===== flow/config.mk =====
export PLATFORM = sky130hd
export DESIGN_NAME = CPUSystem
export DESIGN_NICKNAME = CPUSystem
export VERILOG_FILES = /design/flow/design.v
export SDC_FILE = /design/flow/constraint.sdc
export NUM_CORES = 4
export LEC_CHECK = 0
export CAP_MARGIN = 20
export CORE_MARGIN = 2
export CORE_UTILIZATION = 65
export SLEW_MARGIN = 20

===== flow/constraint.sdc =====
create_clock -name core_clock -period 9.34 [get_ports {Clock}]
set_input_delay 1.8680 -clock core_clock [delete_from_list [all_inputs] [get_ports {Clock}]]
set_output_delay 1.8680 -clock core_clock [all_outputs]
set_load 0.01 [all_outputs]

===== flow/design.v =====
`timescale 1ns / 1ps
module Register #(parameter [15:0] RESET_VALUE = 16'h0000) (I, E, FunSel, Clock, Reset, Q);
    input wire [15:0] I;
    input wire E;
    input wire [2:0] FunSel;
    input wire Clock;
    input wire Reset;  
    output reg [15:0] Q;
    always @(posedge Clock) begin
        if (~Reset)
            Q <= RESET_VALUE;
        else if(E) begin
            case(FunSel)
                3'b000: Q <= Q - 16'd1;
                3'b001: Q <= Q + 16'd1;
                3'b010: Q <= I;
                3'b011: Q <= 16'b0;
                3'b100: Q <= {8'b0, I[7:0]};
                3'b101: Q[7:0] <= I[7:0];
                3'b110: Q[15:8] <= I[7:0];
                3'b111: Q[15:0] <= { {8{I[7]}}, I[7:0] };
            endcase
        end
    end
endmodule
`timescale 1ns / 1ps
module RegisterFile(I, OutASel, OutBSel, FunSel, RegSel, ScrSel, Clock, Reset, OutA, OutB);
    input wire [15:0] I;
    input wire [2:0] OutASel;
    input wire [2:0] OutBSel;
    input wire [2:0] FunSel;
    input wire [3:0] RegSel;
    input wire [3:0] ScrSel;
    input wire Clock;
    input wire Reset;
    output reg [15:0] OutA;
    output reg [15:0] OutB;
    wire [15:0] R1_Q, R2_Q, R3_Q, R4_Q;
    wire [15:0] S1_Q, S2_Q, S3_Q, S4_Q;
    Register R1(.I(I), .E(~RegSel[3]), .FunSel(FunSel), .Clock(Clock), .Reset(Reset), .Q(R1_Q));
    Register R2(.I(I), .E(~RegSel[2]), .FunSel(FunSel), .Clock(Clock), .Reset(Reset), .Q(R2_Q));
    Register R3(.I(I), .E(~RegSel[1]), .FunSel(FunSel), .Clock(Clock), .Reset(Reset), .Q(R3_Q));
    Register R4(.I(I), .E(~RegSel[0]), .FunSel(FunSel), .Clock(Clock), .Reset(Reset), .Q(R4_Q));
    Register S1(.I(I), .E(~ScrSel[3]), .FunSel(FunSel), .Clock(Clock), .Reset(Reset), .Q(S1_Q));
    Register S2(.I(I), .E(~ScrSel[2]), .FunSel(FunSel), .Clock(Clock), .Reset(Reset), .Q(S2_Q));
    Register S3(.I(I), .E(~ScrSel[1]), .FunSel(FunSel), .Clock(Clock), .Reset(Reset), .Q(S3_Q));
    Register S4(.I(I), .E(~ScrSel[0]), .FunSel(FunSel), .Clock(Clock), .Reset(Reset), .Q(S4_Q));
    always @(*) begin
        case(OutASel)
            3'b000: OutA = R1_Q;
            3'b001: OutA = R2_Q;
            3'b010: OutA = R3_Q;
            3'b011: OutA = R4_Q;
            3'b100: OutA = S1_Q;
            3'b101: OutA = S2_Q;
            3'b110: OutA = S3_Q;
            3'b111: OutA = S4_Q;
        endcase
        case(OutBSel)
            3'b000: OutB = R1_Q;
            3'b001: OutB = R2_Q;
            3'b010: OutB = R3_Q;
            3'b011: OutB = R4_Q;
            3'b100: OutB = S1_Q;
            3'b101: OutB = S2_Q;
            3'b110: OutB = S3_Q;
            3'b111: OutB = S4_Q;
        endcase
    end
endmodule
`timescale 1ns / 1ps
module AddressRegisterFile(I, OutCSel, OutDSel, FunSel, RegSel, Clock, Reset, OutC, OutD);
    input wire [15:0] I;
    input wire [1:0] OutCSel;
    input wire [1:0] OutDSel;
    input wire [2:0] FunSel;
    input wire [2:0] RegSel;
    input Clock;
    input Reset;
    output reg [15:0] OutC;
    output reg [15:0] OutD;
    wire [15:0] PC_Q, AR_Q, SP_Q;
    Register #(.RESET_VALUE(16'd0))   PC(.I(I), .E(~RegSel[2]), .FunSel(FunSel), .Clock(Clock), .Reset(Reset), .Q(PC_Q));
    Register #(.RESET_VALUE(16'd0))   AR(.I(I), .E(~RegSel[1]), .FunSel(FunSel), .Clock(Clock), .Reset(Reset), .Q(AR_Q));
    Register #(.RESET_VALUE(16'd255)) SP(.I(I), .E(~RegSel[0]), .FunSel(FunSel), .Clock(Clock), .Reset(Reset), .Q(SP_Q));
    always @(*) begin
        case(OutCSel)
            2'b00: OutC = PC_Q;
            2'b01: OutC = PC_Q;
            2'b10: OutC = AR_Q;
            2'b11: OutC = SP_Q;
        endcase
        case(OutDSel)
            2'b00: OutD = PC_Q;
            2'b01: OutD = PC_Q;
            2'b10: OutD = AR_Q;
            2'b11: OutD = SP_Q;
        endcase
    end
endmodule
`timescale 1ns / 1ps
module InstructionRegister(I, Write, LH, Clock, Reset, IROut, IRNext);
    input wire [7:0] I;
    input wire Write;
    input wire LH;
    input wire Clock;
    input wire Reset;
    output reg [15:0] IROut;
    output reg [15:0] IRNext;  
    always @(*) begin
        IRNext = IROut;
        if(Write) begin
            case(LH)
                1'b0: IRNext[7:0] = I;
                1'b1: IRNext[15:8] = I;
            endcase
        end
        if (~Reset)
            IRNext = 16'b0;
    end
    always @(posedge Clock) begin
        IROut <= IRNext;
    end
endmodule
`timescale 1ns / 1ps
module ArithmeticLogicUnit(A, B, FunSel, WF, Clock, Reset, ALUOut, FlagsOut, FlagsNext);
    input wire [15:0] A;
    input wire [15:0] B;
    input wire [4:0] FunSel;
    input wire WF;
    input wire Clock;
    input wire Reset;
    output reg [15:0] ALUOut;
    output reg [3:0] FlagsOut;  
    output reg [3:0] FlagsNext;  
    reg Z, C, N, O;
    reg [15:0] comp;  
    always @(*) begin
        C = 1'b0;
        N = 1'b0;
        O = 1'b0;
        comp = ~B;
        ALUOut = 16'b0;
        case(FunSel)
            5'b00000: ALUOut = {8'b0, A[7:0]};
            5'b00001: ALUOut = {8'b0, B[7:0]};
            5'b00010: ALUOut = {8'b0, ~A[7:0]};
            5'b00011: ALUOut = {8'b0, ~B[7:0]};
            5'b00100:  begin  
                ALUOut = 16'b0;
                {C, ALUOut[7:0]} = A[7:0] + B[7:0];
                    if ((~A[7] == ALUOut[7]) && (~B[7] == ALUOut[7]))
                       O = 1;
                   else
                       O = 0;
            end
            5'b00101:  begin  
                ALUOut = 16'b0;
                {C, ALUOut[7:0]} = A[7:0] + B[7:0] + FlagsOut[2];
                    if ((~A[7] == ALUOut[7]) && (~B[7] == ALUOut[7]))
                       O = 1;
                   else
                       O = 0;
            end
            5'b00110: begin  
                ALUOut = 16'b0;
                {C, ALUOut[7:0]} = A[7:0] + comp[7:0] + 1;
                if ((~A[7] == ALUOut[7]) && (B[7] == ALUOut[7]))
                    O = 1;
                else
                    O = 0;
            end
            5'b00111: ALUOut = {8'b0, A[7:0] & B[7:0]};
            5'b01000: ALUOut = {8'b0, A[7:0] | B[7:0]};
            5'b01001: ALUOut = {8'b0, A[7:0] ^ B[7:0]};
            5'b01010: ALUOut = {8'b0, ~(A[7:0] & B[7:0])};
            5'b01011: begin  
                ALUOut = {8'b0, A[6:0], 1'b0};
                C = A[7];
            end
            5'b01100: begin  
                ALUOut = {8'b0, 1'b0, A[7:1]};
                C = A[0];
            end
            5'b01101: begin  
                ALUOut = {8'b0, A[7], A[7:1]};
                C = A[0];
            end
            5'b01110: begin  
                C = A[7];
                ALUOut = {8'b0, A[6:0], FlagsOut[2]};
            end
            5'b01111: begin  
                C = A[0];
                ALUOut = {8'b0, FlagsOut[2], A[7:1]};
            end
            5'b10000: ALUOut = A;
            5'b10001: ALUOut = B;
            5'b10010: ALUOut = ~A;
            5'b10011: ALUOut = ~B;
            5'b10100: begin  
                {C, ALUOut} = A + B;
                if ((~A[15] == ALUOut[15]) && (~B[15] == ALUOut[15]))
                    O = 1;
                else
                    O = 0;
            end
            5'b10101: begin  
                {C, ALUOut} = A + B + FlagsOut[2];
                if ((~A[15] == ALUOut[15]) && (~B[15] == ALUOut[15]))
                    O = 1;
                else
                    O = 0;
            end
            5'b10110: begin  
                {C, ALUOut} = A + comp + 1;
                if ((~A[15] == ALUOut[15]) && (B[15] == ALUOut[15]))
                    O = 1;
                else
                    O = 0;
            end
            5'b10111: ALUOut = A & B;
            5'b11000: ALUOut = A | B;
            5'b11001: ALUOut = A ^ B;
            5'b11010: ALUOut = ~(A & B);
            5'b11011: begin  
                ALUOut = {A[14:0], 1'b0};
                C = A[15];
            end
            5'b11100: begin  
                ALUOut = {1'b0, A[15:1]};
                C = A[0];
            end
            5'b11101: begin  
                ALUOut = {A[15], A[15:1]};
                C = A[0];
            end
            5'b11110: begin  
                C = A[15];
                ALUOut = {A[14:0], FlagsOut[2]};
            end
            5'b11111: begin  
                C = A[0];
                ALUOut = {FlagsOut[2], A[15:1]};
            end
        endcase
        if ((FunSel[4] && ALUOut == 16'b0) || (~FunSel[4] && ALUOut[7:0] == 8'b0))
            Z = 1;
        else
            Z = 0;
        if ((FunSel != 5'b01101) && (FunSel != 5'b11101)) begin
            if ((FunSel[4] && ALUOut[15]) || (~FunSel[4] && ALUOut[7]))
                N = 1;
            else
                N = 0;
        end
    end
    always @(*) begin
        FlagsNext = FlagsOut;
        if(WF) begin
            case (FunSel[3:0])
                4'b0100: begin
                    FlagsNext[0] = O;
                    FlagsNext[2] = C;
                end
                4'b0101: begin
                    FlagsNext[0] = O;
                    FlagsNext[2] = C;
                end
                4'b0110: begin
                    FlagsNext[0] = O;
                    FlagsNext[2] = C;
                end
                4'b1011: FlagsNext[2] = C;
                4'b1100: FlagsNext[2] = C;
                4'b1101: FlagsNext[2] = C;
                4'b1110: FlagsNext[2] = C;
                4'b1111: FlagsNext[2] = C;
                default: ;
            endcase
            if ((FunSel != 5'b01101) && (FunSel != 5'b11101))
                FlagsNext[1] = N;
            FlagsNext[3] = Z;
        end
        if (~Reset)
            FlagsNext = 4'b0;
    end
    always @(posedge Clock) begin
        FlagsOut <= FlagsNext;
    end
endmodule
`timescale 1ns / 1ps
module ArithmeticLogicUnitSystem(
    RF_OutASel, RF_OutBSel, RF_FunSel, RF_RegSel, RF_ScrSel, ALU_FunSel, ALU_WF, ARF_OutCSel,
    ARF_OutDSel, ARF_FunSel, ARF_RegSel, IR_LH, IR_Write, Mem_WR, Mem_CS, MuxASel, MuxBSel, MuxCSel, Clock,
    Reset, MemData, Address, MuxCOut, IRNext, FlagsNext
    );
    input wire [2:0] RF_OutASel, RF_OutBSel, RF_FunSel;
    input wire [3:0] RF_RegSel, RF_ScrSel;
    input wire [4:0] ALU_FunSel;
    input wire ALU_WF;
    input wire [1:0] ARF_OutCSel, ARF_OutDSel;
    input wire [2:0] ARF_FunSel, ARF_RegSel;
    input wire IR_LH, IR_Write;
    input wire Mem_WR, Mem_CS;
    input wire [1:0] MuxASel, MuxBSel;
    input wire MuxCSel;
    input wire Clock;
    input wire Reset;
    input wire [7:0] MemData;
    output wire [15:0] Address;
    output reg [7:0] MuxCOut;
    output wire [15:0] IRNext;
    output wire [3:0] FlagsNext;
    reg [15:0] MuxAOut, MuxBOut;
    wire [15:0] OutA, OutB, OutC;
    wire [15:0] ALUOut;
    wire [15:0] IRFull;
    wire [7:0] IROut;
    wire [3:0] FlagsOut;
    wire [7:0] MemOut;
    assign MemOut = (~Mem_WR && ~Mem_CS) ? MemData : 8'h00;
    assign IROut = IRFull[7:0];
    RegisterFile RF(.I(MuxAOut), .OutASel(RF_OutASel), .OutBSel(RF_OutBSel), .FunSel(RF_FunSel),
        .RegSel(RF_RegSel), .ScrSel(RF_ScrSel), .Clock(Clock), .Reset(Reset), .OutA(OutA), .OutB(OutB));
    AddressRegisterFile ARF(.I(MuxBOut), .OutCSel(ARF_OutCSel), .OutDSel(ARF_OutDSel), .FunSel(ARF_FunSel),
        .RegSel(ARF_RegSel), .Clock(Clock), .Reset(Reset), .OutC(OutC), .OutD(Address));
    InstructionRegister IR(.I(MemOut), .Write(IR_Write), .LH(IR_LH), .Clock(Clock), .Reset(Reset),
        .IROut(IRFull), .IRNext(IRNext));
    ArithmeticLogicUnit ALU(.A(OutA), .B(OutB), .FunSel(ALU_FunSel), .WF(ALU_WF), .Clock(Clock), .Reset(Reset),
        .ALUOut(ALUOut), .FlagsOut(FlagsOut), .FlagsNext(FlagsNext));
    always @(*) begin
        case(MuxASel)
            2'b00: MuxAOut = ALUOut;
            2'b01: MuxAOut = OutC;
            2'b10: MuxAOut = {8'b0, MemOut};
            2'b11: MuxAOut = {8'b0, IROut};
        endcase
        case(MuxBSel)
            2'b00: MuxBOut = ALUOut;
            2'b01: MuxBOut = OutC;
            2'b10: MuxBOut = {8'b0, MemOut};
            2'b11: MuxBOut = {8'b0, IROut};
        endcase
        case(MuxCSel)
            1'b0: MuxCOut = ALUOut[7:0];
            1'b1: MuxCOut = ALUOut[15:8];
        endcase
    end
endmodule
`timescale 1ns / 1ps
module CPUSystem(Clock, Reset, T, Mem_Address, Mem_WData, Mem_RData, Mem_Read, Mem_Write);
    input wire Clock;
    input wire Reset;
    output wire [7:0] T;
    output wire [15:0] Mem_Address;
    output wire [7:0] Mem_WData;
    input wire [7:0] Mem_RData;
    output wire Mem_Read;
    output wire Mem_Write;
    reg [2:0] RF_OutASel, RF_OutBSel, RF_FunSel;
    reg [3:0] RF_RegSel, RF_ScrSel;
    reg [4:0] ALU_FunSel;
    reg ALU_WF;
    reg [1:0] ARF_OutCSel, ARF_OutDSel;
    reg [2:0] ARF_FunSel, ARF_RegSel;
    reg IR_LH, IR_Write;
    reg Mem_WR, Mem_CS;
    reg [1:0] MuxASel, MuxBSel;
    reg MuxCSel;
    reg [5:0] D;
    reg [1:0] RSEL;
    reg S;
    reg [2:0] DSTREG, SREG1, SREG2;
    reg [7:0] _T;
    reg [7:0] T_n;
    reg [2:0] q_RF_OutASel, q_RF_OutBSel, q_RF_FunSel;
    reg [3:0] q_RF_RegSel, q_RF_ScrSel;
    reg [4:0] q_ALU_FunSel;
    reg q_ALU_WF;
    reg [1:0] q_ARF_OutCSel, q_ARF_OutDSel;
    reg [2:0] q_ARF_FunSel, q_ARF_RegSel;
    reg q_IR_LH, q_IR_Write;
    reg q_Mem_WR, q_Mem_CS;
    reg [1:0] q_MuxASel, q_MuxBSel;
    reg q_MuxCSel;
    reg [5:0] q_D;
    reg [1:0] q_RSEL;
    reg q_S;
    reg [2:0] q_DSTREG, q_SREG1, q_SREG2;
    reg [7:0] q_T;
    reg [7:0] q_Tout;
    wire [15:0] IRNext;
    wire [3:0] FlagsNext;
    ArithmeticLogicUnitSystem _ALUSystem(.RF_OutASel(q_RF_OutASel), .RF_OutBSel(q_RF_OutBSel), .RF_FunSel(q_RF_FunSel),
        .RF_RegSel(q_RF_RegSel), .RF_ScrSel(q_RF_ScrSel), .ALU_FunSel(q_ALU_FunSel), .ALU_WF(q_ALU_WF), .ARF_OutCSel(q_ARF_OutCSel),
        .ARF_OutDSel(q_ARF_OutDSel), .ARF_FunSel(q_ARF_FunSel), .ARF_RegSel(q_ARF_RegSel), .IR_LH(q_IR_LH), .IR_Write(q_IR_Write),
        .Mem_WR(q_Mem_WR), .Mem_CS(q_Mem_CS), .MuxASel(q_MuxASel), .MuxBSel(q_MuxBSel), .MuxCSel(q_MuxCSel), .Clock(Clock),
        .Reset(Reset), .MemData(Mem_RData), .Address(Mem_Address), .MuxCOut(Mem_WData), .IRNext(IRNext), .FlagsNext(FlagsNext)
    );
    assign T = q_Tout;
    assign Mem_Read = ~q_Mem_CS & ~q_Mem_WR;
    assign Mem_Write = ~q_Mem_CS & q_Mem_WR;
    always @(posedge Clock) begin
        q_RF_OutASel <= RF_OutASel; q_RF_OutBSel <= RF_OutBSel; q_RF_FunSel <= RF_FunSel;
        q_RF_RegSel <= RF_RegSel; q_RF_ScrSel <= RF_ScrSel;
        q_ALU_FunSel <= ALU_FunSel; q_ALU_WF <= ALU_WF;
        q_ARF_OutCSel <= ARF_OutCSel; q_ARF_OutDSel <= ARF_OutDSel;
        q_ARF_FunSel <= ARF_FunSel; q_ARF_RegSel <= ARF_RegSel;
        q_IR_LH <= IR_LH; q_IR_Write <= IR_Write;
        q_Mem_WR <= Mem_WR; q_Mem_CS <= Mem_CS;
        q_MuxASel <= MuxASel; q_MuxBSel <= MuxBSel; q_MuxCSel <= MuxCSel;
        q_D <= D; q_RSEL <= RSEL; q_S <= S;
        q_DSTREG <= DSTREG; q_SREG1 <= SREG1; q_SREG2 <= SREG2;
        q_T <= _T; q_Tout <= T_n;
    end
    always @(*) begin
        RF_OutASel = q_RF_OutASel; RF_OutBSel = q_RF_OutBSel; RF_FunSel = q_RF_FunSel;
        RF_RegSel = q_RF_RegSel; RF_ScrSel = q_RF_ScrSel;
        ALU_FunSel = q_ALU_FunSel; ALU_WF = q_ALU_WF;
        ARF_OutCSel = q_ARF_OutCSel; ARF_OutDSel = q_ARF_OutDSel;
        ARF_FunSel = q_ARF_FunSel; ARF_RegSel = q_ARF_RegSel;
        IR_LH = q_IR_LH; IR_Write = q_IR_Write;
        Mem_WR = q_Mem_WR; Mem_CS = q_Mem_CS;
        MuxASel = q_MuxASel; MuxBSel = q_MuxBSel; MuxCSel = q_MuxCSel;
        D = q_D; RSEL = q_RSEL; S = q_S;
        DSTREG = q_DSTREG; SREG1 = q_SREG1; SREG2 = q_SREG2;
        _T = q_T; T_n = q_Tout;
        if (~Reset) begin
            RF_OutASel = 3'b0; RF_OutBSel = 3'b0; RF_FunSel = 3'b0;
            ALU_FunSel = 5'b0; ALU_WF = 1'b0;
            ARF_OutCSel = 2'b0; ARF_OutDSel = 2'b0; ARF_FunSel = 3'b0;
            IR_LH = 1'b0; Mem_WR = 1'b0;
            MuxASel = 2'b0; MuxBSel = 2'b0; MuxCSel = 1'b0;
            D = 6'b0; RSEL = 2'b0; S = 1'b0;
            DSTREG = 3'b0; SREG1 = 3'b0; SREG2 = 3'b0;
            T_n = 8'd0;
            _T = 8'd1;
            IR_Write = 1'b0;
            Mem_CS = 1'b1;
            resetSel();
        end
        else begin
            case (_T)
                8'd1: begin
                    T_n = _T;
                    RF_RegSel = 4'b1111;
                    RF_ScrSel = 4'b1111;
                    Mem_CS = 1'b0;
                    Mem_WR = 1'b0;
                    IR_Write = 1'b1;
                    IR_LH = 1'b0;
                    ARF_OutDSel = 2'b00;
                    ARF_RegSel = 3'b011;
                    ARF_FunSel = 3'b001;
                    _T = 8'd2;
                end
                8'd2: begin
                    T_n = _T;
                    IR_LH = 1'b1;
                    _T = 8'd4;
                end
                8'd4: begin
                    T_n = _T;
                    IR_Write = 1'b0;
                    resetSel();
                    decode(IRNext);
                    case (D)
                        6'h00: branch_1();
                        6'h01: begin
                            if (~FlagsNext[3])
                                branch_1();
                            else _T =  8'd1;
                        end
                        6'h02: begin
                            if (FlagsNext[3])
                                branch_1();
                            else _T =  8'd1;
                        end
                        6'h03: begin
                            inc_dec_sp(1'b0);
                            _T = 8'd8;
                        end
                        6'h04: push_1();
                        6'h05: inc_dec_1();
                        6'h06: inc_dec_1();
                        6'h07: one_sreg_1();
                        6'h08: one_sreg_1();
                        6'h09: one_sreg_1();
                        6'h0A: one_sreg_1();
                        6'h0B: one_sreg_1();
                        6'h0C: two_sreg_1();
                        6'h0D: two_sreg_1();
                        6'h0E: one_sreg_1();
                        6'h0F: two_sreg_1();
                        6'h10: two_sreg_1();
                        6'h11: mov(1'b1);
                        6'h12: ldr_1();
                        6'h13: str_1();
                        6'h14: mov(1'b0);
                        6'h15: two_sreg_1();
                        6'h16: two_sreg_1();
                        6'h17: two_sreg_1();
                        6'h18: one_sreg_1();
                        6'h19: two_sreg_1();
                        6'h1A: two_sreg_1();
                        6'h1B: two_sreg_1();
                        6'h1C: two_sreg_1();
                        6'h1D: two_sreg_1();
                        6'h1E: branch_1();
                        6'h1F: begin
                            inc_dec_sp(1'b0);
                            _T = 8'd8;
                        end
                        6'h20: ldrim();
                        6'h21: strim_1();
                    endcase
                end
                8'd8: begin
                    T_n = _T;
                    resetSel();
                    case (D)
                        6'h00: branch_2();
                        6'h01: branch_2();
                        6'h02: branch_2();
                        6'h03: pop_1();
                        6'h04: push_2();
                        6'h05: inc_dec_2(3'b001);
                        6'h06: inc_dec_2(3'b000);
                        6'h07: one_sreg_2(5'b11011, 1'b0);
                        6'h08: one_sreg_2(5'b11100, 1'b0);
                        6'h09: one_sreg_2(5'b11101, 1'b0);
                        6'h0A: one_sreg_2(5'b11110, 1'b0);
                        6'h0B: one_sreg_2(5'b11111, 1'b0);
                        6'h0C: two_sreg_2();
                        6'h0D: two_sreg_2();
                        6'h0E: one_sreg_2(5'b10010, 1'b0);
                        6'h0F: two_sreg_2();
                        6'h10: two_sreg_2();
                        6'h12: ldr_2();
                        6'h13: str_2();
                        6'h15: two_sreg_2();
                        6'h16: two_sreg_2();
                        6'h17: two_sreg_2();
                        6'h18: one_sreg_2(5'b10000, S);
                        6'h19: two_sreg_2();
                        6'h1A: two_sreg_2();
                        6'h1B: two_sreg_2();
                        6'h1C: two_sreg_2();
                        6'h1D: two_sreg_2();
                        6'h1E: bx_1();
                        6'h1F: bl_1();
                        6'h21: strim_2();
                    endcase
                end
                8'd16: begin
                    T_n = _T;
                    resetSel();
                    case (D)
                        6'h00: branch_3();
                        6'h01: branch_3();
                        6'h02: branch_3();
                        6'h03: pop_2();
                        6'h0C: two_sreg_3(5'b10111, 1'b0);
                        6'h0D: two_sreg_3(5'b11000, 1'b0);
                        6'h0F: two_sreg_3(5'b11001, 1'b0);
                        6'h10: two_sreg_3(5'b11010, 1'b0);
                        6'h15: two_sreg_3(5'b10100, 1'b0);
                        6'h16: two_sreg_3(5'b10101, 1'b0);
                        6'h17: two_sreg_3(5'b10110, 1'b0);
                        6'h19: two_sreg_3(5'b10100, S);
                        6'h1A: two_sreg_3(5'b10110, S);
                        6'h1B: two_sreg_3(5'b10111, S);
                        6'h1C: two_sreg_3(5'b11000, S);
                        6'h1D: two_sreg_3(5'b11001, S);
                        6'h1E: bx_2();
                        6'h1F: bl_2();
                        6'h21: strim_3();
                    endcase
                end
                8'd32: begin
                    T_n = _T;
                    resetSel();
                    case (D)
                        6'h1E: bx_3();
                        6'h1F: bl_3();
                        6'h21: strim_4();
                    endcase
                end
                 8'd64: begin
                    T_n = _T;
                    resetSel();
                    case (D)
                        6'h21: begin
                            strim_5();
                        end
                    endcase
                end
                default: resetSel();
            endcase
        end
    end
    task decode (input [15:0] IR);
    begin
        D = IR[15:10];
        RSEL = IR[9:8];
        S = IR[9];
        DSTREG = IR[8:6];
        SREG1 = IR[5:3];
        SREG2 = IR[2:0];
    end
    endtask
    task resetSel ();
    begin
        Mem_CS = 1'b1;
        ARF_RegSel = 3'b111;
        RF_RegSel = 4'b1111;
        RF_ScrSel = 4'b1111;
    end
    endtask
    task branch_1 ();
    begin
        ARF_OutCSel = 2'b00;  
        MuxASel = 2'b01;  
        RF_ScrSel = 4'b0111;  
        RF_FunSel = 3'b010;
        _T = 8'd8;
        end
    endtask
    task branch_2 ();
    begin
        MuxASel = 2'b11;  
        RF_ScrSel = 4'b1011;  
        RF_FunSel = 3'b111;
        _T = 8'd16;
    end
    endtask
    task branch_3 ();
    begin
        RF_OutASel = 3'b100;  
        RF_OutBSel = 3'b101;  
        MuxBSel = 2'b00;
        ARF_RegSel = 3'b011;  
        ARF_FunSel = 3'b010;
        ALU_FunSel = 5'b10100;
        ALU_WF = 1'b0;
        _T = 8'd1;
    end
    endtask
    task inc_dec_sp (input id);
    begin
        ARF_RegSel = 3'b110;  
        ARF_FunSel = id ? 3'b000 : 3'b001;
    end
    endtask
    task  pop_1 ();
    begin
        Mem_CS = 1'b0;
        Mem_WR = 1'b0;  
        ARF_OutDSel = 2'b11;  
        MuxASel = 2'b10;  
        case (RSEL)
            2'b00: RF_RegSel = 4'b0111;  
            2'b01: RF_RegSel = 4'b1011;  
            2'b10: RF_RegSel = 4'b1101;  
            2'b11: RF_RegSel = 4'b1110;  
        endcase
        RF_FunSel = 3'b100;
        inc_dec_sp(1'b0);
        _T = 8'd16;
    end
    endtask
    task pop_2 ();
    begin
        Mem_CS = 1'b0;
        Mem_WR = 1'b0;  
        ARF_OutDSel = 2'b11;  
        MuxASel = 2'b10;  
        case (RSEL)
            2'b00: RF_RegSel = 4'b0111;  
            2'b01: RF_RegSel = 4'b1011;  
            2'b10: RF_RegSel = 4'b1101;  
            2'b11: RF_RegSel = 4'b1110;  
        endcase
        RF_FunSel = 3'b110;
        _T = 8'd1;
    end
    endtask
    task push_1 ();
    begin
        Mem_CS = 1'b0;
        Mem_WR = 1'b1;  
        ARF_OutDSel = 2'b11;  
        RF_OutASel = {1'b0, RSEL};
        MuxCSel = 1'b1;  
        ALU_FunSel = 5'b10000;
        ALU_WF = 1'b0;
        inc_dec_sp(1'b1);
        _T = 8'd8;
    end
    endtask
    task push_2 ();
    begin
        Mem_CS = 1'b0;
        Mem_WR = 1'b1;  
        ARF_OutDSel = 2'b11;  
        RF_OutASel = {1'b0, RSEL};
        MuxCSel = 1'b0;  
        ALU_FunSel = 5'b10000;
        ALU_WF = 1'b0;
        inc_dec_sp(1'b1);
        _T = 8'd1;
    end
    endtask
    task inc_dec_1 ();
    begin
        if (DSTREG[2]) begin
            case (DSTREG)
                3'b100: RF_RegSel = 4'b0111;  
                3'b101: RF_RegSel = 4'b1011;  
                3'b110: RF_RegSel = 4'b1101;  
                3'b111: RF_RegSel = 4'b1110;  
            endcase
            RF_FunSel = 3'b010;
        end
        else begin
            case (DSTREG)
                3'b000: ARF_RegSel = 3'b011;  
                3'b001: ARF_RegSel = 3'b011;  
                3'b010: ARF_RegSel = 3'b110;  
                3'b011: ARF_RegSel = 3'b101;  
            endcase
            ARF_FunSel = 3'b010;
        end
        if (SREG1[2]) begin
            RF_OutASel = {1'b0, SREG1[1:0]};
            ALU_FunSel = 5'b10000;
            ALU_WF = 1'b0;
            if (DSTREG[2])
                MuxASel = 2'b00;  
            else
                MuxBSel = 2'b00;  
        end
        else begin
            case (SREG1)
                3'b000: ARF_OutCSel = 2'b00;  
                3'b001: ARF_OutCSel = 2'b00;  
                3'b010: ARF_OutCSel = 2'b11;  
                3'b011: ARF_OutCSel = 2'b10;  
            endcase
            if (DSTREG[2])
                MuxASel = 2'b01;  
            else
                MuxBSel = 2'b01;  
        end
        _T = 8'd8;
    end
    endtask
    task inc_dec_2 (input [2:0] opcode);
    begin
        if (DSTREG[2]) begin
            case (DSTREG)
                3'b100: RF_RegSel = 4'b0111;  
                3'b101: RF_RegSel = 4'b1011;  
                3'b110: RF_RegSel = 4'b1101;  
                3'b111: RF_RegSel = 4'b1110;  
            endcase
            RF_FunSel = opcode;
        end
        else begin
            case (DSTREG)
                3'b000: ARF_RegSel = 3'b011;  
                3'b001: ARF_RegSel = 3'b011;  
                3'b010: ARF_RegSel = 3'b110;  
                3'b011: ARF_RegSel = 3'b101;  
            endcase
            ARF_FunSel = opcode;
        end
        _T = 8'd1;
    end
    endtask
    task one_sreg_1 ();
    begin
        if (~SREG1[2]) begin
            case (SREG1)
                3'b000: ARF_OutCSel = 2'b00;  
                3'b001: ARF_OutCSel = 2'b00;  
                3'b010: ARF_OutCSel = 2'b11;  
                3'b011: ARF_OutCSel = 2'b10;  
            endcase
            RF_ScrSel = 4'b0111;  
            MuxASel = 2'b01;  
            RF_FunSel = 3'b010;
        end
        _T = 8'd8;
    end
    endtask
    task one_sreg_2 (input [4:0] opcode, input s);
    begin
        if (SREG1[2])
            RF_OutASel = {1'b0, SREG1[1:0]};
        else
            RF_OutASel = 3'b100;  
        if (DSTREG[2]) begin
            case (DSTREG)
                3'b100: RF_RegSel = 4'b0111;  
                3'b101: RF_RegSel = 4'b1011;  
                3'b110: RF_RegSel = 4'b1101;  
                3'b111: RF_RegSel = 4'b1110;  
            endcase
            RF_FunSel = 3'b010;
            MuxASel = 2'b00;  
        end
        else begin
            case (DSTREG)
                3'b000: ARF_RegSel = 3'b011;  
                3'b001: ARF_RegSel = 3'b011;  
                3'b010: ARF_RegSel = 3'b110;  
                3'b011: ARF_RegSel = 3'b101;  
            endcase
            ARF_FunSel = 3'b010;
            MuxBSel = 2'b00;  
        end
        ALU_FunSel = opcode;
        ALU_WF = s;
        _T = 8'd1;
    end
    endtask
    task two_sreg_1 ();
    begin
        if (~SREG1[2]) begin
            case (SREG1)
                3'b000: ARF_OutCSel = 2'b00;  
                3'b001: ARF_OutCSel = 2'b00;  
                3'b010: ARF_OutCSel = 2'b11;  
                3'b011: ARF_OutCSel = 2'b10;  
            endcase
            RF_ScrSel = 4'b0111;  
            MuxASel = 2'b01;  
            RF_FunSel = 3'b010;
        end
        _T = 8'd8;
    end
    endtask
    task two_sreg_2 ();
    begin
       if (~SREG2[2]) begin
            case (SREG2)
                3'b000: ARF_OutCSel = 2'b00;  
                3'b001: ARF_OutCSel = 2'b00;  
                3'b010: ARF_OutCSel = 2'b11;  
                3'b011: ARF_OutCSel = 2'b10;  
            endcase
            RF_ScrSel = 4'b1011;  
            MuxASel = 2'b01;  
            RF_FunSel = 3'b010;
        end
        _T = 8'd16;
    end
    endtask
    task two_sreg_3 (input [4:0] opcode, input s);
    begin
        if (SREG1[2]) 
            RF_OutASel = {1'b0, SREG1[1:0]};
        else
            RF_OutASel = 3'b100;  
        if (SREG2[2])
            RF_OutBSel = {1'b0, SREG2[1:0]};
        else
            RF_OutBSel = 3'b101;  
        if (DSTREG[2]) begin
            case (DSTREG)
                3'b100: RF_RegSel = 4'b0111;  
                3'b101: RF_RegSel = 4'b1011;  
                3'b110: RF_RegSel = 4'b1101;  
                3'b111: RF_RegSel = 4'b1110;  
            endcase
            RF_FunSel = 3'b010;
            MuxASel = 2'b00;  
        end
        else begin
            case (DSTREG)
                3'b000: ARF_RegSel = 3'b011;  
                3'b001: ARF_RegSel = 3'b011;  
                3'b010: ARF_RegSel = 3'b110;  
                3'b011: ARF_RegSel = 3'b101;  
            endcase
            ARF_FunSel = 3'b010;
            MuxBSel = 2'b00;  
        end
        ALU_FunSel = opcode;
        ALU_WF = s;
        _T = 8'd1;
    end
    endtask
    task mov (input lh);
    begin
        case(RSEL)
            2'b00: RF_RegSel = 4'b0111;  
            2'b01: RF_RegSel = 4'b1011;  
            2'b10: RF_RegSel = 4'b1101;  
            2'b11: RF_RegSel = 4'b1110;  
        endcase
        RF_FunSel = lh ? 3'b110 : 3'b101;
        MuxASel = 2'b11;  
        _T = 8'd1;
    end
    endtask
    task ldr_1 ();
    begin
        Mem_CS = 1'b0;
        Mem_WR = 1'b0;  
        ARF_OutDSel = 2'b10;  
        MuxASel = 2'b10;  
        case (RSEL)
            2'b00: RF_RegSel = 4'b0111;  
            2'b01: RF_RegSel = 4'b1011;  
            2'b10: RF_RegSel = 4'b1101;  
            2'b11: RF_RegSel = 4'b1110;  
        endcase
        RF_FunSel = 3'b100;
        inc_dec_sp(1'b0);
        _T = 8'd8;
    end
    endtask
    task ldr_2 ();
    begin
        Mem_CS = 1'b0;
        Mem_WR = 1'b0;  
        ARF_OutDSel = 2'b10;  
        MuxASel = 2'b10;  
        case (RSEL)
            2'b00: RF_RegSel = 4'b0111;  
            2'b01: RF_RegSel = 4'b1011;  
            2'b10: RF_RegSel = 4'b1101;  
            2'b11: RF_RegSel = 4'b1110;  
        endcase
        RF_FunSel = 3'b110;
        inc_dec_sp(1'b1);
        _T = 8'd1;
    end
    endtask
    task str_1 ();
    begin
        Mem_CS = 1'b0;
        Mem_WR = 1'b1;  
        ARF_OutDSel = 2'b10;  
        RF_OutASel = {1'b0, RSEL};
        MuxCSel = 1'b0;  
        ALU_FunSel = 5'b10000;
        ALU_WF = 1'b0;
        inc_dec_sp(1'b0);
        _T = 8'd8;
    end
    endtask
    task str_2 ();
    begin
        Mem_CS = 1'b0;
        Mem_WR = 1'b1;  
        ARF_OutDSel = 2'b10;  
        RF_OutASel = {1'b0, RSEL};
        MuxCSel = 1'b1;  
        ALU_FunSel = 5'b10000;
        ALU_WF = 1'b0;
        inc_dec_sp(1'b1);
        _T = 8'd1;
    end
    endtask
    task bx_1 ();
    begin
        Mem_CS = 1'b0;
        Mem_WR = 1'b1;  
        ARF_OutDSel = 2'b11;  
        RF_OutASel = 3'b100;  
        MuxCSel = 1'b1;  
        ALU_FunSel = 5'b10000;
        ALU_WF = 1'b0;
        inc_dec_sp(1'b1);
        _T = 8'd16;
    end
    endtask
    task bx_2 ();
    begin
        Mem_CS = 1'b0;
        Mem_WR = 1'b1;  
        ARF_OutDSel = 2'b11;  
        RF_OutASel = 3'b100;  
        MuxCSel = 1'b0;  
        ALU_FunSel = 5'b10000;
        ALU_WF = 1'b0;
        inc_dec_sp(1'b1);
        _T = 8'd32;
    end
    endtask
    task bx_3 ();
    begin
        ARF_RegSel = 3'b011;  
        ARF_FunSel = 3'b010;
        RF_OutASel = {1'b0, RSEL};
        MuxBSel = 2'b00;  
        ALU_FunSel = 5'b10000;
        ALU_WF = 1'b0;
        _T = 8'd1;
    end
    endtask
    task bl_1 ();
    begin
        Mem_CS = 1'b0;
        Mem_WR = 1'b0;  
        ARF_OutDSel = 2'b11;  
        MuxBSel = 2'b10;  
        RF_ScrSel = 4'b0111;  
        RF_FunSel = 3'b100;
        inc_dec_sp(1'b0);
        _T = 8'd16;
    end
    endtask
    task bl_2 ();
    begin
        Mem_CS = 1'b0;
        Mem_WR = 1'b0;  
        ARF_OutDSel = 2'b11;  
        MuxBSel = 2'b10;  
        RF_ScrSel = 4'b0111;  
        RF_FunSel = 3'b110;
        _T = 8'd32;
    end
    endtask
    task bl_3 ();
    begin
        ARF_RegSel = 3'b011;  
        ARF_FunSel = 3'b010;
        RF_OutASel = 3'b100;  
        MuxBSel = 2'b00;  
        ALU_FunSel = 5'b10000;
        ALU_WF = 1'b0;
        _T = 8'd1;
    end
    endtask
    task ldrim ();
    begin
        case (RSEL)
            2'b00: RF_RegSel = 4'b0111;  
            2'b01: RF_RegSel = 4'b1011;  
            2'b10: RF_RegSel = 4'b1101;  
            2'b11: RF_RegSel = 4'b1110;  
        endcase
        RF_FunSel = 3'b100;
        MuxASel = 2'b11;  
        _T = 8'd1;
    end
    endtask
    task strim_1 ();
    begin
        RF_ScrSel = 4'b0111;  
        RF_FunSel = 3'b010;
        ARF_OutCSel = 2'b10;  
        MuxASel = 2'b01;  
        _T = 8'd8;
    end
    endtask
    task strim_2 ();
    begin
        RF_ScrSel = 4'b1011;  
        RF_FunSel = 3'b010;
        MuxASel = 2'b11;  
        _T = 8'd16;
    end
    endtask
    task strim_3 ();
    begin
        RF_OutASel = 3'b100;  
        RF_OutBSel = 3'b101;  
        ALU_FunSel = 5'b10100;
        ALU_WF = 1'b0;
        ARF_RegSel = 3'b101;  
        ARF_FunSel = 3'b010;
        MuxBSel = 2'b00;  
        _T = 8'd32;
    end
    endtask
    task strim_4 ();
    begin
        Mem_CS = 1'b0;
        Mem_WR = 1'b1;  
        ARF_OutDSel = 2'b10;  
        RF_OutASel = {1'b0, RSEL};
        MuxCSel = 1'b0;  
        ALU_FunSel = 5'b10000;
        ALU_WF = 1'b0;
        ARF_RegSel = 3'b101;  
        ARF_FunSel = 3'b001;
        _T = 8'd64;
    end
    endtask
    task strim_5 ();
    begin
        Mem_CS = 1'b0;
        Mem_WR = 1'b1;  
        ARF_OutDSel = 2'b10;  
        RF_OutASel = {1'b0, RSEL};
        MuxCSel = 1'b1;  
        ALU_FunSel = 5'b10000;
        ALU_WF = 1'b0;
        ARF_RegSel = 3'b101;  
        ARF_FunSel = 3'b001;
        _T = 8'd1;
    end
    endtask
endmodule

===== flow/run.sh =====
#!/bin/bash
# the make line also repeats each setting of config.mk as NAME=value (left out here)
make -C /OpenROAD-flow-scripts/flow DESIGN_CONFIG=/design/flow/config.mk WORK_HOME=/design/flow/orfs CLKGATE_MAP_FILE= finish

==> summary.rpt, run 1 <==
==== FLOW RESULTS ====
----------------------------------------------------
[Synthesis]
  Share of cell area taken by muxes after synthesis ........................ 0.0361
  Synth Area per Inst ........................ approximately 6.8 µm²
  Sequential cell area fraction in the yosys report ........................ 0.196
  Area share of the largest cell type after synthesis ........................ 0.196
  Number of cells in Yosys stat ........................ about 3600
  Count leader, synth ........................ sky130_fd_sc_hd__nand2_1
  Number of flops mapped to enable cells by yosys ........................ 0
  Count of distinct cell types in the synthesized netlist ........................ roughly 110
  Xor/xnor cell area share of the yosys netlist ........................ 0.0440
  Post-synthesis share of cell area spent on full adders, half adders and majority gates ........................ 0.0367
  Largest area contributor in the netlist ........................ sky130_fd_sc_hd__dfxtp_1
  Synth Area in Simple Gates ........................ 0.272
  Combined area of all synthesized cells ........................ between 0.02 and 0.025 mm²
  Yosys-reported design area after synthesis ........................ ~0.024 mm²
  Biggest combinational cell group after synthesis ........................ AND-OR/OR-AND gates
  Post-synthesis cell count ........................ between 3000 and 4000
  Count of warnings emitted by yosys ........................ 9
  Synthesized registers ........................ approximately 240
  Post-synthesis async set-or-reset flop share ........................ 0
  Floorplan Nets ........................ roughly 3700
  Top flip-flop cell by instance count after synthesis ........................ sky130_fd_sc_hd__dfxtp_1
  List of most frequent post-synthesis cells ........................ sky130_fd_sc_hd__nand2_1 (408), sky130_fd_sc_hd__nor2_1 (325), sky130_fd_sc_hd__a21oi_1 (311)
  Top cells by area ........................ sky130_fd_sc_hd__dfxtp_1 (20%), sky130_fd_sc_hd__a21oi_1 (6.4%), sky130_fd_sc_hd__nand2_1 (6.3%)
  Fraction of the mapped netlist area in compound gates ........................ 0.338

[Drt]
  Drt drc ........................ 0
  Number of violations reported at the end of detailed-routing iteration 0 ........................ between 4000 and 5000
  Via count ........................ just under 30000
  Final ANT Viol Nets ........................ 0
  Final wirelength ........................ around 98000 µm
  Mean number of vias per cell ........................ between 7 and 8
  Routed wire per std cell ........................ roughly 26 µm
  Initial DRT Pass Iterations ........................ 10
  Number of inserted diodes ........................ 0

[Place]
  Post-placement cell count ........................ around 3800
  Post-detail-place hpwl ........................ between 60000 and 70000 µm
  Global placement routability congestion ........................ 1.04
  Count of buffers inserted at the top-level ports ........................ 42

[Final layout]
  Synth-to-Final Area Change ........................ 3.91%
  Number of nets in the layout ........................ around 3400
  Final core utilization ........................ 0.687
  Non-filler cells in the finished layout ........................ 3832

[Global routing]
  Aggregate global-route resource usage ........................ 0.485
  Antenna violations before repair ........................ 0
  Routing layer with the top usage in global route ........................ met2
  Largest net degree at the start of global routing ........................ 99
  Global-route wire length before repair ........................ 150000 µm
  Total congestion overflow ........................ 0
  Number of global-route vias before repair ........................ about 26000
  Met2 layer usage reported by global route ........................ 0.733
  Met3 Use GR ........................ 0.148
  Met1 capacity usage during global routing ........................ 0.601

[Critical path]
  Critical path's slowest cell ........................ sky130_fd_sc_hd__dfxtp_2
  Critical path start-end classification ........................ register to primary output
  Required @ worst endpoint ........................ around 7500 ps
  Critical path launch point type ........................ register
  Levels on crit path ........................ 16
  Number of buffer and inverter instances along the worst setup path ........................ 1
  Largest incremental delay on the critical path ........................ 970 ps
  Data arrival time of the critical path ........................ 6690 ps
  Worst-path maximum fanout ........................ around 45
  R2R cell count ........................ 18
  Top cell by count, worst path ........................ sky130_fd_sc_hd__xnor2_1
  Worst setup endpoint ........................ Mem_WData[7]
  Crit path max-delay family ........................ AND-OR/OR-AND gates
  CP Cell Sequence ........................ nor2b_1 -> a221o_1 -> o21ai_0 -> nor2_1 -> ha_1 -> a211oi_2 -> o31ai_4 -> a211oi_1 -> xnor2_1 -> o2111ai_1 -> nor3_1 -> nand3_1 -> xnor2_1 -> a21oi_2 -> mux2i_1 -> clkdlybuf4s50_1
  Worst flop-to-flop path startpoint ........................ q_RF_OutBSel[2]
  Worst Setup End Kind ........................ primary output
  CP Launch Point ........................ q_RF_OutBSel[2]
  Reg-to-reg critical path endpoint ........................ _ALUSystem.RF.S1.Q[14]
  Setup slack on the worst flop-to-flop path ........................ around 2200 ps

[Hold path]
  Hold path startpoint ........................ q_Tout[1]
  Type of the tightest min-delay check ........................ register to register
  Worst Hold Depth ........................ 2
  Hold endpoint ........................ q_Tout[1]

[Clocking]
  Clock buffer depth ........................ 3
  H-tree level count ........................ 1
  Total number of clock tree sinks ........................ between 200 and 250
  Quantity of hold-fixing buffers added after cts ........................ 0
  Cell chosen for the clock root ........................ sky130_fd_sc_hd__clkbuf_16
  Number of buffers created by CTS ........................ 28
  Number of cells upsized or downsized after cts ........................ 0
  Clock latency at the later pin of the worst-skew pair ........................ 580 ps
  Post-CTS setup buffer count ........................ 0
  Clock tree from TritonCTS ........................ yes
  CTS clock-pin slew for the worst setup and hold paths ........................ approximately 70 ps

[Floorplan]
  Die X ........................ 197 µm
  Die area ........................ a little under 0.04 mm²
  Core Box Area ........................ between 0.03 and 0.04 mm²
  Die span in y ........................ between 150 and 200 µm
  IO Pins ........................ around 44
  Number of rows created at floorplan ........................ about 70
  Initial core utilization ........................ 0.661

[Power and ir drop]
  Overall power consumption ........................ roughly 4.3 mW
  Leading power group ........................ combinational cells
  Share of total power in sequential cells ........................ 0.286
  Internal power consumption ........................ between 2 and 3 mW
  Total sequential power ........................ roughly 1.2 mW
  Worst ir drop on vdd ........................ between 0.0002 and 0.00025 V
  Relative contribution of the clock network to total power ........................ 0.299
  Combinational Power Share ........................ 0.415
  Static power due to leakage ........................ between 9 and 10 nW
  Power density cells ........................ ~170 mW/mm²
  Fraction of power spent switching nets ........................ 0.413
  Clock network power ........................ between 1 and 1.5 mW
  Combinational Power ........................ 1.80 mW
  Switching power ........................ between 1.5 and 2 mW

[Job]
  Number of max-capacitance violations reported ........................ 0
  Total tool warning count ........................ around 70

[Final timing]
  Final worst clock skew ........................ ~16 ps
  Final-layout setup total negative slack ........................ 0 ps
  Setup violators final ........................ 0
  Minimum period implied by the final worst setup slack ........................ around 8600 ps
  Worst Hold Slack ........................ 467 ps
  Endpoints failing hold ........................ 0
  RSZ-0062 raised after global routing ........................ false
  Worst slew pin tran ........................ 1130 ps
  Share of the clock period used by the worst path ........................ 0.916
  Slew Limit Headroom ........................ 0.241
  Slew Limit Fails ........................ 0
  Top achievable clock speed ........................ 0.117 GHz

[Status]
  Outcome ........................ timing/DRC/antenna clean

----------------------------------------------------
[through the flow]
stage	setup WS, ps	cell area [µm²]
floorplan	3550	24300
finish	785	25200
global route	526	25200
CTS	970	25200
detailed placement	1600	24100
global placement	1820	24100
[area by class of cell]
class	instances	area, µm²
clock buffers	34	785
clock inverters	18	287
flip-flops and latches	237	4750
multi-input cells	2879	17700
well taps	468	586
repair buffers	82	718
fillers	3189	11500
inverters	114	429
[layer usage]
metal / share of wire / up-vias / wire, µm
met1: 0.37 / 13400 / 35700
met4: 0.079 / 0 / 7770
li1: - / 12700 / -
met5: 0 / - / 0
met2: 0.42 / 2376 / 40900
met3: 0.14 / 524 / 13400
==> run 2, diff against run 1 <==
- CORE_UTILIZATION: 65 -> 66
- SETUP_SLACK_MARGIN: default -> 2.56
- clock period: 9.34 -> 10.4 ns (I/O delays scaled with it)
==> run 2 against run 1 <==
Net effect:
- still clean
- critical path depth rose by 1
- clock-buffer cell count rose by 2
- synthesized cell count did not move
- synthesized area did not move
- total power fell by 11%
- hold slack got worse by 9.2 ps
==> summary.rpt, run 2 <==
==== FLOW RESULTS ====
----------------------------------------------------
[Status]
  Outcome ........................ timing/DRC/antenna clean

[Synthesis]
  Floorplan Nets ........................ 3662 (unchanged)
  Synth Area in Simple Gates ........................ 0.272 (unchanged)
  List of most frequent post-synthesis cells ........................ sky130_fd_sc_hd__nand2_1 (408), sky130_fd_sc_hd__nor2_1 (325), sky130_fd_sc_hd__a21oi_1 (311)
  Area share of the largest cell type after synthesis ........................ 0.196 (unchanged)
  Post-synthesis share of cell area spent on full adders, half adders and majority gates ........................ 0.0367 (unchanged)
  Top cells by area ........................ sky130_fd_sc_hd__dfxtp_1 (20%), sky130_fd_sc_hd__a21oi_1 (6.4%), sky130_fd_sc_hd__nand2_1 (6.3%)
  Sequential cell area fraction in the yosys report ........................ 0.196 (unchanged)
  Biggest combinational cell group after synthesis ........................ AND-OR/OR-AND gates
  Synth Area per Inst ........................ 6.77 µm² (unchanged)
  Count of distinct cell types in the synthesized netlist ........................ 109 (unchanged)
  Yosys-reported design area after synthesis ........................ 0.0243 mm² (unchanged)
  Count of warnings emitted by yosys ........................ 9 (unchanged)
  Number of cells in Yosys stat ........................ 3582 (unchanged)
  Combined area of all synthesized cells ........................ 0.0243 mm² (unchanged)
  Fraction of the mapped netlist area in compound gates ........................ 0.338 (unchanged)
  Share of cell area taken by muxes after synthesis ........................ 0.0361 (unchanged)
  Top flip-flop cell by instance count after synthesis ........................ sky130_fd_sc_hd__dfxtp_1
  Post-synthesis cell count ........................ 3582 (unchanged)
  Largest area contributor in the netlist ........................ sky130_fd_sc_hd__dfxtp_1
  Synthesized registers ........................ 237 (unchanged)
  Xor/xnor cell area share of the yosys netlist ........................ 0.0440 (unchanged)
  Count leader, synth ........................ sky130_fd_sc_hd__nand2_1
  Post-synthesis async set-or-reset flop share ........................ 0 (unchanged)
  Number of flops mapped to enable cells by yosys ........................ 0 (unchanged)

[Hold path]
  Hold path startpoint ........................ q_SREG1[0]
  Type of the tightest min-delay check ........................ register to register
  Hold endpoint ........................ q_SREG1[0]
  Worst Hold Depth ........................ 2 (unchanged)

[Drt]
  Mean number of vias per cell ........................ 7.61 (+0.37%)
  Final wirelength ........................ 97000 µm (-0.74%)
  Drt drc ........................ 0 (unchanged)
  Via count ........................ 29200 (+0.58%)
  Number of violations reported at the end of detailed-routing iteration 0 ........................ 5021 (+9.5%)
  Initial DRT Pass Iterations ........................ 9 (-1)
  Final ANT Viol Nets ........................ 0 (unchanged)
  Routed wire per std cell ........................ 25.3 µm (-0.95%)

[Critical path]
  Data arrival time of the critical path ........................ 5640 ps (-1050 ps)
  Setup slack on the worst flop-to-flop path ........................ 3960 ps (+1770 ps)
  Worst Setup End Kind ........................ primary output
  Largest incremental delay on the critical path ........................ 560 ps (-410 ps)
  Worst setup endpoint ........................ Mem_WData[6]
  Crit path max-delay family ........................ AND-OR/OR-AND gates
  Critical path launch point type ........................ register
  CP Launch Point ........................ q_RF_OutBSel[2]
  CP Cell Sequence ........................ buf_6 -> nor2b_4 -> a21oi_1 -> a21boi_1 -> ha_1 -> fa_1 -> a21oi_1 -> o211ai_1 -> a21oi_1 -> xnor2_2 -> o2111ai_1 -> nand3b_1 -> xor2_1 -> o221ai_2 -> nand2_1 -> o21ai_0 -> clkdlybuf4s50_1
  Worst flop-to-flop path startpoint ........................ q_RF_OutASel[1]
  Critical path's slowest cell ........................ sky130_fd_sc_hd__clkdlybuf4s50_1
  Worst-path maximum fanout ........................ 25 (-44%)
  Required @ worst endpoint ........................ 8320 ps (+850 ps)
  Reg-to-reg critical path endpoint ........................ _ALUSystem.RF.S1.Q[14]
  Critical path start-end classification ........................ register to primary output
  R2R cell count ........................ 19 (+1)
  Levels on crit path ........................ 17 (+1)
  Number of buffer and inverter instances along the worst setup path ........................ 2 (+1)
  Top cell by count, worst path ........................ sky130_fd_sc_hd__a21oi_1

[Power and ir drop]
  Combinational Power ........................ 1.65 mW (-8%)
  Internal power consumption ........................ 2.28 mW (-10%)
  Static power due to leakage ........................ 9.27 nW (+1.1%)
  Switching power ........................ 1.59 mW (-11%)
  Total sequential power ........................ 1.11 mW (-10%)
  Relative contribution of the clock network to total power ........................ 0.289 (-0.010)
  Clock network power ........................ 1.12 mW (-10%)
  Leading power group ........................ combinational cells
  Worst ir drop on vdd ........................ 0.000179 V (-12%)
  Power density cells ........................ 152 mW/mm² (-12%)
  Combinational Power Share ........................ 0.425 (+0.010)
  Overall power consumption ........................ 3.88 mW (-11%)
  Share of total power in sequential cells ........................ 0.286 (about the same)
  Fraction of power spent switching nets ........................ 0.411 (-0.00163)

[Final timing]
  RSZ-0062 raised after global routing ........................ true
  Minimum period implied by the final worst setup slack ........................ around 7700 ps
  Setup violators final ........................ 0 (unchanged)
  Endpoints failing hold ........................ 0 (unchanged)
  Top achievable clock speed ........................ around 0.13 GHz
  Final worst clock skew ........................ 33.4 ps (+16.9 ps)
  Worst slew pin tran ........................ 1270 ps (+143 ps)
  Share of the clock period used by the worst path ........................ 0.742 (-0.174)
  Worst Hold Slack ........................ 458 ps (-9.17 ps)
  Slew Limit Fails ........................ 0 (unchanged)
  Slew Limit Headroom ........................ 0.130 (-0.112)
  Final-layout setup total negative slack ........................ 0 ps (unchanged)

[Floorplan]
  Die X ........................ 196 µm (-0.75%)
  Number of rows created at floorplan ........................ 70 (unchanged)
  Core Box Area ........................ 0.0364 mm² (-0.72%)
  Die span in y ........................ 196 µm (-0.75%)
  Die area ........................ 0.0383 mm² (-1.5%)
  Initial core utilization ........................ 0.666 (+0.00477)
  IO Pins ........................ 44 (unchanged)

[Clocking]
  Clock buffer depth ........................ 3 (unchanged)
  CTS clock-pin slew for the worst setup and hold paths ........................ 60 ps (about the same)
  Cell chosen for the clock root ........................ sky130_fd_sc_hd__clkbuf_16
  Clock latency at the later pin of the worst-skew pair ........................ 580 ps (about the same)
  Number of buffers created by CTS ........................ 27 (-3.6%)
  Clock tree from TritonCTS ........................ yes
  H-tree level count ........................ 1 (unchanged)
  Total number of clock tree sinks ........................ 237 (unchanged)

[Final layout]
  Synth-to-Final Area Change ........................ 5.20%
  Comb area ........................ 0.0179 mm² (+1.2%)
  Register area ........................ 0.00476 mm² (+0.24%)
  Non-filler cells in the finished layout ........................ 3840 (+0.21%)
  Number of nets in the layout ........................ 3431 (+0.26%)
  Fill cell instance count of the final layout ........................ 3173 (-0.50%)

[Global routing]
  Number of global-route vias before repair ........................ 26300 (+0.21%)
  Aggregate global-route resource usage ........................ 0.485 (about the same)
  Largest net degree at the start of global routing ........................ 94 (-5.1%)
  Total congestion overflow ........................ 0 (unchanged)
  Global-route wire length before repair ........................ 149000 µm (-0.53%)
  Antenna violations before repair ........................ 3 (+3)

[Place]
  Count of buffers inserted at the top-level ports ........................ 42 (unchanged)
  Post-placement cell count ........................ 3780 (unchanged)
  Post-detail-place hpwl ........................ 68900 µm (about the same)
  Global placement routability congestion ........................ 1.03 (-0.87%)

[Job]
  Total tool warning count ........................ 70 (+1.4%)
  Number of max-capacitance violations reported ........................ 0 (unchanged)

----------------------------------------------------
==> run 2: through the flow <==
stage	util	worst slack [ps]	cell area, µm²
after floorplan	-	4400	24300
after global placement	0.662	2690	24100
after detailed placement	0.663	2450	24100
after CTS	0.693	2610	25300
after global routing	0.700	2530	25500
final	0.701	2680	25500
==> run 2: repair_timing <==
item	in CTS	in global routing
buffers inserted	1	9
cloned	0	0
pin swaps	0	3
hold buffers	0	0
endpoints found under the setup margin	8	8
resized	19	34
==> run 2: cell type report <==
cell class / instances / share of cell area
Sequential cell: 237 / 0.187
Multi-Input combinational cell: 2879 / 0.700
Antenna cell: 3 / 0.000294
Timing Repair Buffer: 92 / 0.0336
Inverter: 114 / 0.0170
Tap cell: 468 / 0.0229
Clock inverter: 11 / 0.00917
Clock buffer: 36 / 0.0305
==> run 2: layer usage <==
metal	part of all wire	vias to the layer above	GRT usage
met5	0.00019	-	0
met2	0.43	2462	0.744
met4	0.084	2	0.331
met3	0.13	610	0.115
met1	0.36	13400	0.605
li1	-	12800	-
==> run 3, diff against run 2 <==
- ABC_AREA: default -> 0
- CELL_PAD_IN_SITES_DETAIL_PLACEMENT: default -> 0
- CORE_UTILIZATION: 66 -> 68
- GPL_ROUTABILITY_DRIVEN: default -> 1
- GPL_TIMING_DRIVEN: default -> 0
- HOLD_SLACK_MARGIN: default -> 0.22
- MIN_ROUTING_LAYER: default -> met1
- PLACE_DENSITY_LB_ADDON: default -> 0.27
- SETUP_SLACK_MARGIN: 2.56 -> 0.38
- SLEW_MARGIN: 20 -> 30
- clock period: 10.4 -> 5.92 ns (I/O delays scaled with it)
==> run 3 against run 2 <==
Net effect:
- die size fell by 2.9%
- synthesized area did not move
- the run now fails in 5_1_grt
- synthesized cell count did not move
==> summary.rpt, run 3 <==
IMPLEMENTATION SUMMARY REPORT
----------------------------------------------------
[Status]
  Outcome ........................ aborted with a tool error
  Failing step ........................ 5_1_grt
  Error message ........................ [ERROR GRT-0116] Global routing finished with congestion. Check the congestion regions in the DRC Viewer.

[Global routing]
  Aggregate global-route resource usage ........................ 0.729
  Total congestion overflow ........................ 17

[Synthesis]
  Floorplan Nets ........................ 3662 (unchanged)
  Number of flops mapped to enable cells by yosys ........................ 0 (unchanged)
  Xor/xnor cell area share of the yosys netlist ........................ 0.0440 (unchanged)
  Largest area contributor in the netlist ........................ sky130_fd_sc_hd__dfxtp_1
  Combined area of all synthesized cells ........................ 0.0243 mm² (unchanged)
  Biggest combinational cell group after synthesis ........................ AND-OR/OR-AND gates
  Yosys-reported design area after synthesis ........................ 0.0243 mm² (unchanged)
  Number of cells in Yosys stat ........................ 3582 (unchanged)
  Synthesized registers ........................ 237 (unchanged)
  Fraction of the mapped netlist area in compound gates ........................ 0.338 (unchanged)
  Count of distinct cell types in the synthesized netlist ........................ 109 (unchanged)
  Post-synthesis share of cell area spent on full adders, half adders and majority gates ........................ 0.0367 (unchanged)
  Area share of the largest cell type after synthesis ........................ 0.196 (unchanged)
  Share of cell area taken by muxes after synthesis ........................ 0.0361 (unchanged)
  Synth Area in Simple Gates ........................ 0.272 (unchanged)
  Post-synthesis async set-or-reset flop share ........................ 0 (unchanged)
  List of most frequent post-synthesis cells ........................ sky130_fd_sc_hd__nand2_1 (408), sky130_fd_sc_hd__nor2_1 (325), sky130_fd_sc_hd__a21oi_1 (311)
  Post-synthesis cell count ........................ 3582 (unchanged)
  Top flip-flop cell by instance count after synthesis ........................ sky130_fd_sc_hd__dfxtp_1
  Count of warnings emitted by yosys ........................ 9 (unchanged)
  Top cells by area ........................ sky130_fd_sc_hd__dfxtp_1 (20%), sky130_fd_sc_hd__a21oi_1 (6.4%), sky130_fd_sc_hd__nand2_1 (6.3%)
  Synth Area per Inst ........................ 6.77 µm² (unchanged)
  Count leader, synth ........................ sky130_fd_sc_hd__nand2_1
  Sequential cell area fraction in the yosys report ........................ 0.196 (unchanged)

[Floorplan]
  Die X ........................ 193 µm (-1.5%)
  Number of rows created at floorplan ........................ 69 (-1.4%)
  Die area ........................ 0.0372 mm² (-2.9%)
  IO Pins ........................ 44 (unchanged)
  Initial core utilization ........................ 0.686 (+0.0195)
  Die span in y ........................ 193 µm (-1.5%)
  Core Box Area ........................ 0.0354 mm² (-2.9%)

[Clocking]
  Quantity of hold-fixing buffers added after cts ........................ 0 (unchanged)
  Number of buffers created by CTS ........................ 29 (+7.4%)
  Total number of clock tree sinks ........................ 237 (unchanged)
  Clock buffer depth ........................ 3 (unchanged)
  Cell chosen for the clock root ........................ sky130_fd_sc_hd__clkbuf_16
  H-tree level count ........................ 1 (unchanged)

[Place]
  Count of buffers inserted at the top-level ports ........................ 42 (unchanged)
  Global placement routability congestion ........................ 1.32 (+27%)
  Post-detail-place hpwl ........................ 80100 µm (+16%)

----------------------------------------------------
[run 3: what timing repair did]
item / 4_1_cts
gates resized: 245
setup endpoints to repair: 87
gates cloned: 3
buffers inserted: 76
pin swaps: 50
[run 3: through the flow]
stage | util | worst slack [ps] | hold slack, ps | area [µm²] | std cells
CTS | 0.785 | -65.2 | 469 | 27800 | 4217
detailed placement | 0.715 | -1240 | 461 | 25300 | 4085
global placement | 0.714 | -1140 | 450 | 25300 | 4085
floorplan | - | 811 | 433 | 24300 | 3582
[run 3: per-layer routing]
layer  overflow  GRT usage
met4         11      0.655
met5          0      0.346
met2          5      0.874
met1          0      0.739
met3          1      0.621
==> run 4, diff against run 3 <==
- ABC_AREA: 0 -> 1
- CAP_MARGIN: 20 -> 40
- CELL_PAD_IN_SITES_DETAIL_PLACEMENT: 0 -> 1
- CORE_ASPECT_RATIO: default -> 0.89
- CORE_UTILIZATION: 68 -> 41
- CTS_CLUSTER_DIAMETER: default -> 225
- CTS_CLUSTER_SIZE: default -> 20
- GPL_ROUTABILITY_DRIVEN: 1 -> default
- GPL_TIMING_DRIVEN: 0 -> default
- HOLD_SLACK_MARGIN: 0.22 -> 0.03
- MAX_ROUTING_LAYER: default -> met5
- PLACE_DENSITY_LB_ADDON: 0.27 -> 0.09
- SETUP_SLACK_MARGIN: 0.38 -> default
- SLEW_MARGIN: 30 -> 25
- clock period: 5.92 -> 7.06 ns (I/O delays scaled with it)
==> run 4 against run 3 <==
Net effect:
- now clean on timing, DRC and antenna
- die size increased by 64%
- synthesized cell count is 20% higher
- synthesized area decreased by 0.34%
==> summary.rpt, run 4 <==
==== FLOW RESULTS ====
----------------------------------------------------
[Power and ir drop]
  Switching power ........................ about 4.7 mW
  Fraction of power spent switching nets ........................ 0.565
  Combinational Power Share ........................ 0.661

[Final timing]
  Worst slew pin tran ........................ 952 ps
  Minimum period implied by the final worst setup slack ........................ between 6000 and 7000 ps
  Final worst clock skew ........................ roughly 44 ps
  Setup violators final ........................ 0
  Share of the clock period used by the worst path ........................ 0.949
  Slew Limit Fails ........................ 0

[Floorplan]
  Initial core utilization ........................ 0.417 (-0.268)
  Die X ........................ 261 µm (+36%)
  Core Box Area ........................ 0.0579 mm² (+64%)
  Die area ........................ 0.0609 mm² (+64%)
  IO Pins ........................ 44 (unchanged)
  Number of rows created at floorplan ........................ 83 (+20%)
  Die span in y ........................ 233 µm (+21%)

[Synthesis]
  Synth Area in Simple Gates ........................ 0.372 (+0.101)
  Xor/xnor cell area share of the yosys netlist ........................ 0.0138 (-0.0303)
  Post-synthesis cell count ........................ 4282 (+20%)
  List of most frequent post-synthesis cells ........................ sky130_fd_sc_hd__nand2_1 (923), sky130_fd_sc_hd__inv_1 (599), sky130_fd_sc_hd__nor2_1 (560)
  Count of distinct cell types in the synthesized netlist ........................ 68 (-38%)
  Sequential cell area fraction in the yosys report ........................ 0.196 (+0.000668)
  Combined area of all synthesized cells ........................ 0.0242 mm² (-0.34%)
  Post-synthesis share of cell area spent on full adders, half adders and majority gates ........................ 0.0368 (+0.000125)
  Yosys-reported design area after synthesis ........................ 0.0242 mm² (-0.34%)
  Area share of the largest cell type after synthesis ........................ 0.196 (+0.000668)
  Synthesized registers ........................ 237 (unchanged)
  Count leader, synth ........................ sky130_fd_sc_hd__nand2_1
  Number of flops mapped to enable cells by yosys ........................ 0 (unchanged)
  Fraction of the mapped netlist area in compound gates ........................ 0.250 (-0.0873)
  Share of cell area taken by muxes after synthesis ........................ 0.00331 (-0.0328)
  Synth Area per Inst ........................ 5.65 µm² (-17%)
  Post-synthesis async set-or-reset flop share ........................ 0 (unchanged)
  Biggest combinational cell group after synthesis ........................ simple AND/OR/NAND/NOR gates
  Top flip-flop cell by instance count after synthesis ........................ sky130_fd_sc_hd__dfxtp_1
  Top cells by area ........................ sky130_fd_sc_hd__dfxtp_1 (20%), sky130_fd_sc_hd__nand2_1 (14%), sky130_fd_sc_hd__inv_1 (9.3%)
  Largest area contributor in the netlist ........................ sky130_fd_sc_hd__dfxtp_1
  Floorplan Nets ........................ 4362 (+19%)
  Count of warnings emitted by yosys ........................ 9 (unchanged)
  Number of cells in Yosys stat ........................ 4282 (+20%)

[Place]
  Global placement routability congestion ........................ 1.02 (-22%)
  Post-placement cell count ........................ 4973 (+22%)
  Post-detail-place hpwl ........................ 92200 µm (+15%)
  Worst slack, placed ........................ 762 ps (+2000 ps)
  Count of buffers inserted at the top-level ports ........................ 42 (unchanged)

[Clocking]
  CTS clock-pin slew for the worst setup and hold paths ........................ approximately 90 ps
  Post-CTS setup buffer count ........................ 0 (-100%)
  Clock buffer depth ........................ 3 (unchanged)
  Total number of clock tree sinks ........................ 237 (unchanged)
  Cell chosen for the clock root ........................ sky130_fd_sc_hd__clkbuf_16
  H-tree level count ........................ 1 (unchanged)
  Number of buffers created by CTS ........................ 15 (-48%)
  Clock tree from TritonCTS ........................ yes

[Drt]
  Mean number of vias per cell ........................ 6.14
  Number of inserted diodes ........................ 0
  Drt drc ........................ 0
  Routed wire per std cell ........................ between 20 and 25 µm
  Initial DRT Pass Iterations ........................ 5
  Final ANT Viol Nets ........................ 0

[Hold path]
  Hold path startpoint ........................ q_Tout[2]
  Worst Hold Depth ........................ 2

[Critical path]
  R2R cell count ........................ 25
  Crit path max-delay family ........................ simple AND/OR/NAND/NOR gates
  Number of buffer and inverter instances along the worst setup path ........................ 3
  Top cell by count, worst path ........................ sky130_fd_sc_hd__nor2_1

[Final layout]
  Fill cell instance count of the final layout ........................ between 8000 and 9000
  Synth-to-Final Area Change ........................ 6.25%

[Job]
  Total tool warning count ........................ around 67

[Global routing]
  Aggregate global-route resource usage ........................ 0.376
  Total congestion overflow ........................ 0

[Status]
  Outcome ........................ timing/DRC/antenna clean

----------------------------------------------------
==> run 4: final cells by class <==
| cell class | instances | area, µm² | area share |
|---|---|---|---|
| Tap cell | 765 | 957 | 0.0373 |
| Timing Repair Buffer | 94 | 830 | 0.0323 |
| Sequential cell | 237 | 4760 | 0.185 |
| Inverter | 631 | 2380 | 0.0927 |
| Multi-Input combinational cell | 3251 | 16400 | 0.638 |
| Clock inverter | 1 | 5.00 | 0.000195 |
| Clock buffer | 15 | 375 | 0.0146 |
==> run 4: metrics by stage <==
step | power (mW) | area, µm²
2_1_floorplan | 5.40 | 24200
3_3_place_gp | 7.08 | 25200
3_5_place_dp | 7.16 | 25200
4_1_cts | 8.11 | 25600
5_1_grt | 8.86 | 25700
6_report | 8.26 | 25700
==> run 4: what timing repair did <==
action	in CTS	in global routing
gates resized	0	15
hold buffers	0	0
setup endpoints to repair	0	8
hold endpoints to repair	0	0
==> run 4: metal layers <==
| metal | up-vias | part of all wire | track usage |
|---|---|---|---|
| met2 | 1256 | 0.43 | 0.583 |
| met5 | - | 0 | 0 |
| met1 | 14900 | 0.44 | 0.513 |
| met4 | 0 | 0.050 | 0.165 |
| li1 | 14200 | - | - |
| met3 | 278 | 0.081 | 0.0609 |
Power is estimated from default activity; no workload was simulated.
